==> trial 54 <==
==> flow/design.v <==
module HandwashSensor(
    input clk,
    input reset,
    input acceptLeftHandDistance,
    input [15:0] leftHandDistance,
    input acceptLeftHandGain,
    input [7:0] leftHandGain,
    input acceptRightHandDistance,
    input [15:0] rightHandDistance,
    input acceptRightHandGain,
    input [7:0] rightHandGain,
    output waterOn
);
reg [15:0] leftHandDistanceHeld;
 always@(posedge clk)  begin
     if(reset)
         leftHandDistanceHeld <= 0;
     else if(acceptLeftHandDistance)
         leftHandDistanceHeld <= leftHandDistance;
     else
         leftHandDistanceHeld <= leftHandDistanceHeld;
 end
reg [7:0] leftHandGainHeld;
 always@(posedge clk)  begin
     if(reset)
         leftHandGainHeld <= 0;
     else if(acceptLeftHandGain)
         leftHandGainHeld <= leftHandGain;
     else
         leftHandGainHeld <= leftHandGainHeld;
 end
reg [15:0] rightHandDistanceHeld;
 always@(posedge clk)  begin
     if(reset)
         rightHandDistanceHeld <= 0;
     else if(acceptRightHandDistance)
         rightHandDistanceHeld <= rightHandDistance;
     else
         rightHandDistanceHeld <= rightHandDistanceHeld;
 end
reg [7:0] rightHandGainHeld;
 always@(posedge clk)  begin
     if(reset)
         rightHandGainHeld <= 0;
     else if(acceptRightHandGain)
         rightHandGainHeld <= rightHandGain;
     else
         rightHandGainHeld <= rightHandGainHeld;
 end
wire [15:0] leftHand;
 wire [23:0] leftHandDistanceHeld_Mult_leftHandGainHeld;
 DSP48_AxB dsp_leftHandDistanceHeld_Mult_leftHandGainHeld(
     .CLK(clk),
     .A({ {9{1'b0}}, leftHandDistanceHeld}),
     .B({ {10{1'b0}}, leftHandGainHeld}),
     .P(leftHandDistanceHeld_Mult_leftHandGainHeld)
 );
 reg [16:0] leftHandDistanceHeld_Mult_leftHandGainHeld_ShiftR_7;
 always@(posedge clk) begin
     if(reset)
         leftHandDistanceHeld_Mult_leftHandGainHeld_ShiftR_7 <= 0;
     else
         leftHandDistanceHeld_Mult_leftHandGainHeld_ShiftR_7 <= leftHandDistanceHeld_Mult_leftHandGainHeld >> 7;
 end
 assign leftHand = leftHandDistanceHeld_Mult_leftHandGainHeld_ShiftR_7;
wire [15:0] rightHand;
 wire [23:0] rightHandDistanceHeld_Mult_rightHandGainHeld;
 DSP48_AxB dsp_rightHandDistanceHeld_Mult_rightHandGainHeld(
     .CLK(clk),
     .A({ {9{1'b0}}, rightHandDistanceHeld}),
     .B({ {10{1'b0}}, rightHandGainHeld}),
     .P(rightHandDistanceHeld_Mult_rightHandGainHeld)
 );
 reg [16:0] rightHandDistanceHeld_Mult_rightHandGainHeld_ShiftR_7;
 always@(posedge clk) begin
     if(reset)
         rightHandDistanceHeld_Mult_rightHandGainHeld_ShiftR_7 <= 0;
     else
         rightHandDistanceHeld_Mult_rightHandGainHeld_ShiftR_7 <= rightHandDistanceHeld_Mult_rightHandGainHeld >> 7;
 end
 assign rightHand = rightHandDistanceHeld_Mult_rightHandGainHeld_ShiftR_7;
parameter threshold = 1500;
assign waterOn = leftHand != 0 && rightHand != 0 && (leftHand < threshold || rightHand < threshold);
endmodule
module DSP48_AxB
   (CLK,
    A,
    B,
    P);
  input CLK;
  input [24:0]A;
  input [17:0]B;
  output [42:0]P;
assign P = A*B;
endmodule
==> flow/run.sh <==
#!/bin/bash
# the make line also repeats each setting of config.mk as NAME=value (left out here)
make -C /OpenROAD-flow-scripts/flow DESIGN_CONFIG=/design/flow/config.mk WORK_HOME=/design/flow/orfs CLKGATE_MAP_FILE= finish
==> flow/config.mk <==
export PLATFORM = sky130hd
export DESIGN_NAME = HandwashSensor
export DESIGN_NICKNAME = HandwashSensor
export VERILOG_FILES = /design/flow/design.v
export SDC_FILE = /design/flow/constraint.sdc
export NUM_CORES = 4
export LEC_CHECK = 0
export ABC_AREA = 1
export CAP_MARGIN = 20
export CELL_PAD_IN_SITES_DETAIL_PLACEMENT = 1
export CORE_ASPECT_RATIO = 1.17
export CORE_MARGIN = 10
export CORE_UTILIZATION = 35
export CTS_CLUSTER_SIZE = 78
export GPL_ROUTABILITY_DRIVEN = 0
export GPL_TIMING_DRIVEN = 0
export MAX_ROUTING_LAYER = met4
export PLACE_DENSITY_LB_ADDON = 0.14
export SLEW_MARGIN = 5
==> flow/constraint.sdc <==
create_clock -name core_clock -period 7.0 [get_ports {clk}]
set_input_delay 1.4000 -clock core_clock [delete_from_list [all_inputs] [get_ports {clk}]]
set_output_delay 1.4000 -clock core_clock [all_outputs]
set_load 0.01 [all_outputs]
==> inputs of trial 41, as changes to trial 54 <==
==> flow/config.mk (replaced) <==
export PLATFORM = sky130hd
export DESIGN_NAME = HandwashSensor
export DESIGN_NICKNAME = HandwashSensor
export VERILOG_FILES = /design/flow/design.v
export SDC_FILE = /design/flow/constraint.sdc
export NUM_CORES = 4
export LEC_CHECK = 0
export CAP_MARGIN = 20
export CORE_MARGIN = 2
export CORE_UTILIZATION = 40
export SLEW_MARGIN = 20
==> flow/constraint.sdc (replaced) <==
create_clock -name core_clock -period 5.18 [get_ports {clk}]
set_input_delay 1.0360 -clock core_clock [delete_from_list [all_inputs] [get_ports {clk}]]
set_output_delay 1.0360 -clock core_clock [all_outputs]
set_load 0.01 [all_outputs]
==> inputs of build 20, as changes to trial 54 <==
==> flow/config.mk (replaced) <==
export PLATFORM = sky130hd
export DESIGN_NAME = HandwashSensor
export DESIGN_NICKNAME = HandwashSensor
export VERILOG_FILES = /design/flow/design.v
export SDC_FILE = /design/flow/constraint.sdc
export NUM_CORES = 4
export LEC_CHECK = 0
export ABC_AREA = 1
export CAP_MARGIN = 20
export CORE_MARGIN = 2
export CORE_UTILIZATION = 70
export CTS_CLUSTER_DIAMETER = 40
export CTS_CLUSTER_SIZE = 72
export SLEW_MARGIN = 20
==> flow/constraint.sdc (replaced) <==
create_clock -name core_clock -period 4.44 [get_ports {clk}]
set_input_delay 0.8880 -clock core_clock [delete_from_list [all_inputs] [get_ports {clk}]]
set_output_delay 0.8880 -clock core_clock [all_outputs]
set_load 0.01 [all_outputs]
==> inputs of trial 37, as changes to trial 54 <==
==> flow/config.mk (replaced) <==
export PLATFORM = sky130hd
export DESIGN_NAME = HandwashSensor
export DESIGN_NICKNAME = HandwashSensor
export VERILOG_FILES = /design/flow/design.v
export SDC_FILE = /design/flow/constraint.sdc
export NUM_CORES = 4
export LEC_CHECK = 0
export CAP_MARGIN = 20
export CORE_ASPECT_RATIO = 0.5
export CORE_MARGIN = 8
export CORE_UTILIZATION = 40
export SLEW_MARGIN = 20
export TNS_END_PERCENT = 15
==> results <==
                                                            trial 54        trial 37        trial 41        build 20
Cell depth of the worst setup path                                18              16              16              19
Power Internal                                               1047 uW        936.6 uW         1321 uW         1706 uW
Simple-Gate Area Share                                        21.41%          20.65%          20.65%          21.41%
Comb. pwr                                                     724 uW          340 uW          488 uW         1110 uW
Initial drt markers                                              269             280             262             741
Status                                                finished clean  finished clean  finished clean  finished clean
Fraction of the yosys area taken by sequential cells          14.50%          15.64%          15.64%          14.50%
R2r setup slk                                                1690 ps         1810 ps          300 ps          200 ps
Detailed-route wire length                                 32,150 um       21,950 um       21,850 um       27,300 um
#MultiIn Comb                                                  1,006             831             831           1,006
Yosys synthesis chip area                              0.01105 sq mm   0.01024 sq mm   0.01024 sq mm   0.01105 sq mm
Maximum frequency from static timing analysis              188.3 MHz       192.8 MHz       205.0 MHz       236.0 MHz
Minimum clock period                                         5310 ps         5188 ps         4878 ps         4237 ps
Synthesized netlist net count                                  1,869           1,435           1,435           1,869
Cell area reported after detailed placement            0.01208 sq mm   0.01107 sq mm   0.01120 sq mm   0.01199 sq mm
Buf/Inv on CP                                                      5               3               3               5
No activity file was given, so power comes from the tool's default toggle rates.
